==> inputs of 03-22 <==
==> flow/design.v <==
module alu (
    input               i_clk,
    input               i_rst_n,
    input               i_valid,
    input signed [11:0] i_data_a,
    input signed [11:0] i_data_b,
    input        [2:0]  i_inst,
    output              o_valid,
    output       [11:0] o_data,
    output              o_overflow
);
reg  [11:0] o_data_w, o_data_r;
reg         o_valid_w, o_valid_r;
reg         o_overflow_w, o_overflow_r;
reg  [19:0] data_old;
reg         overflow_old;
wire [12:0] data_add, data_sub, data_mean;
wire [23:0] data_mul;
wire [19:0] data_mul_round;
wire [20:0] data_mac;
wire [11:0] data_a_abs, data_b_abs;
assign o_valid = o_valid_r;
assign o_data = o_data_r;
assign o_overflow = o_overflow_r;
assign data_add = {i_data_a[11], i_data_a} + {i_data_b[11], i_data_b};
assign data_sub = {i_data_a[11], i_data_a} - {i_data_b[11], i_data_b};
assign data_mul = {{12{i_data_a[11]}}, i_data_a} * {{12{i_data_b[11]}}, i_data_b};
assign data_mul_round = {data_mul[23], data_mul[23:5]} + {19'd0, data_mul[4]};
assign data_mac = {data_mul_round[19], data_mul_round} + {data_old[19], data_old};
assign data_mean = data_add >> 1;
assign data_a_abs = i_data_a[11]? ~(i_data_a)+12'd1: i_data_a;
assign data_b_abs = i_data_b[11]? ~(i_data_b)+12'd1: i_data_b;
always@(*) begin
  o_data_w = 12'd0;
  o_valid_w = i_valid;
  o_overflow_w = 1'b0;
  case(i_inst)
    3'b000: begin  
      o_overflow_w = ^data_add[12:11];
      o_data_w = data_add[11:0];
    end
    3'b001: begin  
      o_overflow_w = ^data_sub[12:11];
      o_data_w = data_sub[11:0];
    end
    3'b010: begin  
      o_data_w = data_mul_round[11:0];
      o_overflow_w = ~(data_mul_round[19:11] == 9'b1_1111_1111 | data_mul_round[19:11] == 9'b0_0000_0000);
    end
    3'b011: begin  
      o_data_w = data_mac[11:0]; 
      o_overflow_w = ~(data_mac[20:11] == 10'b11_1111_1111 | data_mac[20:11] == 10'b00_0000_0000) | overflow_old;
    end
    3'b100: begin  
      o_data_w = ~(i_data_a ^ i_data_b);
    end
    3'b101: begin  
      o_data_w = ~i_data_a[11]? i_data_a: 12'd0;
    end
    3'b110: begin  
      o_data_w = data_mean[11:0];
    end
    3'b111: begin  
      o_data_w = (data_a_abs >= data_b_abs)? data_a_abs: data_b_abs;
    end
  endcase
end
always@(posedge i_clk or negedge i_rst_n) begin
  if(~i_rst_n) begin
    o_data_r <= 12'd0;
    o_overflow_r <= 1'b0;
    o_valid_r <= 1'b0;
  end 
  else begin
    o_data_r <= o_data_w;
    o_overflow_r <= o_overflow_w;
    o_valid_r <= o_valid_w;
  end
end
always@(posedge i_clk or negedge i_rst_n) begin
  if(~i_rst_n) begin
    data_old <= 20'd0;
    overflow_old <= 1'b0;
  end
  else if(i_valid) begin
    if(i_inst == 3'b011)begin
      data_old <= {{8{o_data_w[11]}}, o_data_w};
      overflow_old <= o_overflow_w;
    end
    else begin
      data_old <= 20'd0;
      overflow_old <= 1'b0;
    end
  end
end
endmodule
==> flow/run.sh <==
#!/bin/bash
# the make line also repeats each setting of config.mk as NAME=value (left out here)
make -C /OpenROAD-flow-scripts/flow DESIGN_CONFIG=/design/flow/config.mk WORK_HOME=/design/flow/orfs CLKGATE_MAP_FILE= finish
==> flow/config.mk <==
export PLATFORM = sky130hd
export DESIGN_NAME = alu
export DESIGN_NICKNAME = alu
export VERILOG_FILES = /design/flow/design.v
export SDC_FILE = /design/flow/constraint.sdc
export NUM_CORES = 4
export LEC_CHECK = 0
export CAP_MARGIN = 30
export CORE_ASPECT_RATIO = 0.5
export CORE_MARGIN = 8
export CORE_UTILIZATION = 58
export CTS_CLUSTER_DIAMETER = 394
export CTS_CLUSTER_SIZE = 98
export SETUP_SLACK_MARGIN = -0.68
export SLEW_MARGIN = 20
export TNS_END_PERCENT = 10
==> flow/constraint.sdc <==
create_clock -name core_clock -period 10.0 [get_ports {i_clk}]
set_input_delay 2.0000 -clock core_clock [delete_from_list [all_inputs] [get_ports {i_clk}]]
set_output_delay 2.0000 -clock core_clock [all_outputs]
set_load 0.01 [all_outputs]
==> 07-10: changes against 03-22 <==
Settings changed: ABC_AREA set to 1, CAP_MARGIN 30 to 20, CORE_ASPECT_RATIO 0.5 to unset, CORE_MARGIN 8 to 2, CORE_UTILIZATION 58 to 72, CTS_CLUSTER_DIAMETER 394 to 397, CTS_CLUSTER_SIZE 98 to 100, SETUP_SLACK_MARGIN -0.68 to unset, TNS_END_PERCENT 10 to unset.
==> flow/constraint.sdc (replaced) <==
create_clock -name core_clock -period 4.09 [get_ports {i_clk}]
set_input_delay 0.8180 -clock core_clock [delete_from_list [all_inputs] [get_ports {i_clk}]]
set_output_delay 0.8180 -clock core_clock [all_outputs]
set_load 0.01 [all_outputs]
==> Changelog: implementation <==
## Flow update

- Vias in the first global route: about 10000
- DRC: 0
- Core area: between 15000 and 20000 um^2
- Final Setup Violations: 2
- Clock buf/inv share: 0.664%
- Synthesis area per yosys: between 10000 and 15000 um^2
- Outcome: finished with violations
- Setup ws final: -0.114 ns
- Max Root-Sink Buffers: 2
- DRT met1 WL: roughly 15000 um
- Gate Area: 8770 um^2
- Num rows: 34
- Layout check failures: setup timing
- Grt met3 use: 6.21%
The numbers above come from 03-22.

==> Changelog: implementation <==
## Flow update

- Outcome: did not finish
- Stage reached: detailed placement
- Err: Error: detail_place.tcl, 38 bad optional access
- Net Count, Synth: between 1500 and 2000
- Num rows: 45
- Synthesis area per yosys: ~11000 um^2
- Mapped Cells: about 1700
- Initial core utilization: around three quarters
- Placer congestion estimate: around 1.2
- MUX share of area: 0%
The numbers above come from 07-10.



==> 05-16: inputs <==
// alu: RTL as listed in full above, without the edits since
Settings: LEC_CHECK=0, CAP_MARGIN=20, CORE_MARGIN=2, CORE_UTILIZATION=65, CTS_CLUSTER_DIAMETER=50, SLEW_MARGIN=20, TNS_END_PERCENT=5; clock period 9.42 ns.
run.sh (not shown) runs the stock make flow with config.mk's settings and CLKGATE_MAP_FILE=.
==> inputs of 06-27, as changes to 05-16 <==
Settings changed: CORE_UTILIZATION 65 to 71, CTS_CLUSTER_DIAMETER 50 to unset, CTS_CLUSTER_SIZE set to 25, PLACE_DENSITY_LB_ADDON set to 0.24, SETUP_SLACK_MARGIN set to -0.49, TNS_END_PERCENT 5 to unset.
==> flow/constraint.sdc (replaced) <==
create_clock -name core_clock -period 8.53 [get_ports {i_clk}]
set_input_delay 1.7060 -clock core_clock [delete_from_list [all_inputs] [get_ports {i_clk}]]
set_output_delay 1.7060 -clock core_clock [all_outputs]
set_load 0.01 [all_outputs]
==> inputs of 06-13, as changes to 05-16 <==
Settings changed: CORE_UTILIZATION 65 to 66, CTS_CLUSTER_DIAMETER 50 to unset, SETUP_SLACK_MARGIN set to -0.49, TNS_END_PERCENT 5 to unset.
==> flow/constraint.sdc (replaced) <==
create_clock -name core_clock -period 8.53 [get_ports {i_clk}]
set_input_delay 1.7060 -clock core_clock [delete_from_list [all_inputs] [get_ports {i_clk}]]
set_output_delay 1.7060 -clock core_clock [all_outputs]
set_load 0.01 [all_outputs]
==> comparison <==
Area after synthesis is the same in 06-13 and 05-16.
06-27 aborted during global routing (5_1_grt) on GRT-0232. 05-16 produced a layout that fails on negative setup slack. 06-13 finished but fails on negative setup slack.
In flip-flop count, 05-16 and 06-13 do not differ.
Non-clock buffer count: 06-13 is higher than 05-16 (6).
Hold slack: 05-16 is higher than 06-13 (2.5 ps).
Between 05-16 and 06-27, the lower die size is in 06-27 (gap about 9%, measured against 06-27).
==> figures <==
quantity                                                           06-13                      06-27                 05-16
CP peak stage delay                                               570 ps                          -                570 ps
Total die size                                               0.0169 mm^2                0.0157 mm^2           0.0171 mm^2
Fraction of area in multi-input gates                              69.4%                          -                 68.9%
Status                                                   failed layout checks  aborted with a tool error       failed layout checks
Stage where the flow stopped                                           -   global routing (5_1_grt)                     -
Reasons for failing layout checks                   negative setup slack                          -  negative setup slack
Layout inverter count without the clock tree                         219                          -                   219
Number of multi-input combinational cells                           1012                          -                  1012
Starting utilization of the core area                              66.7%                      72.3%                 66.2%
Pre-CTS setup slack                                             -1340 ps                   -1420 ps               -539 ps
Violation tally from detailed-route iteration zero                  1117                          -                   817
Worst Hold Slack                                                  523 ps                          -                526 ps
Sequential cell count                                                 27                          -                    27
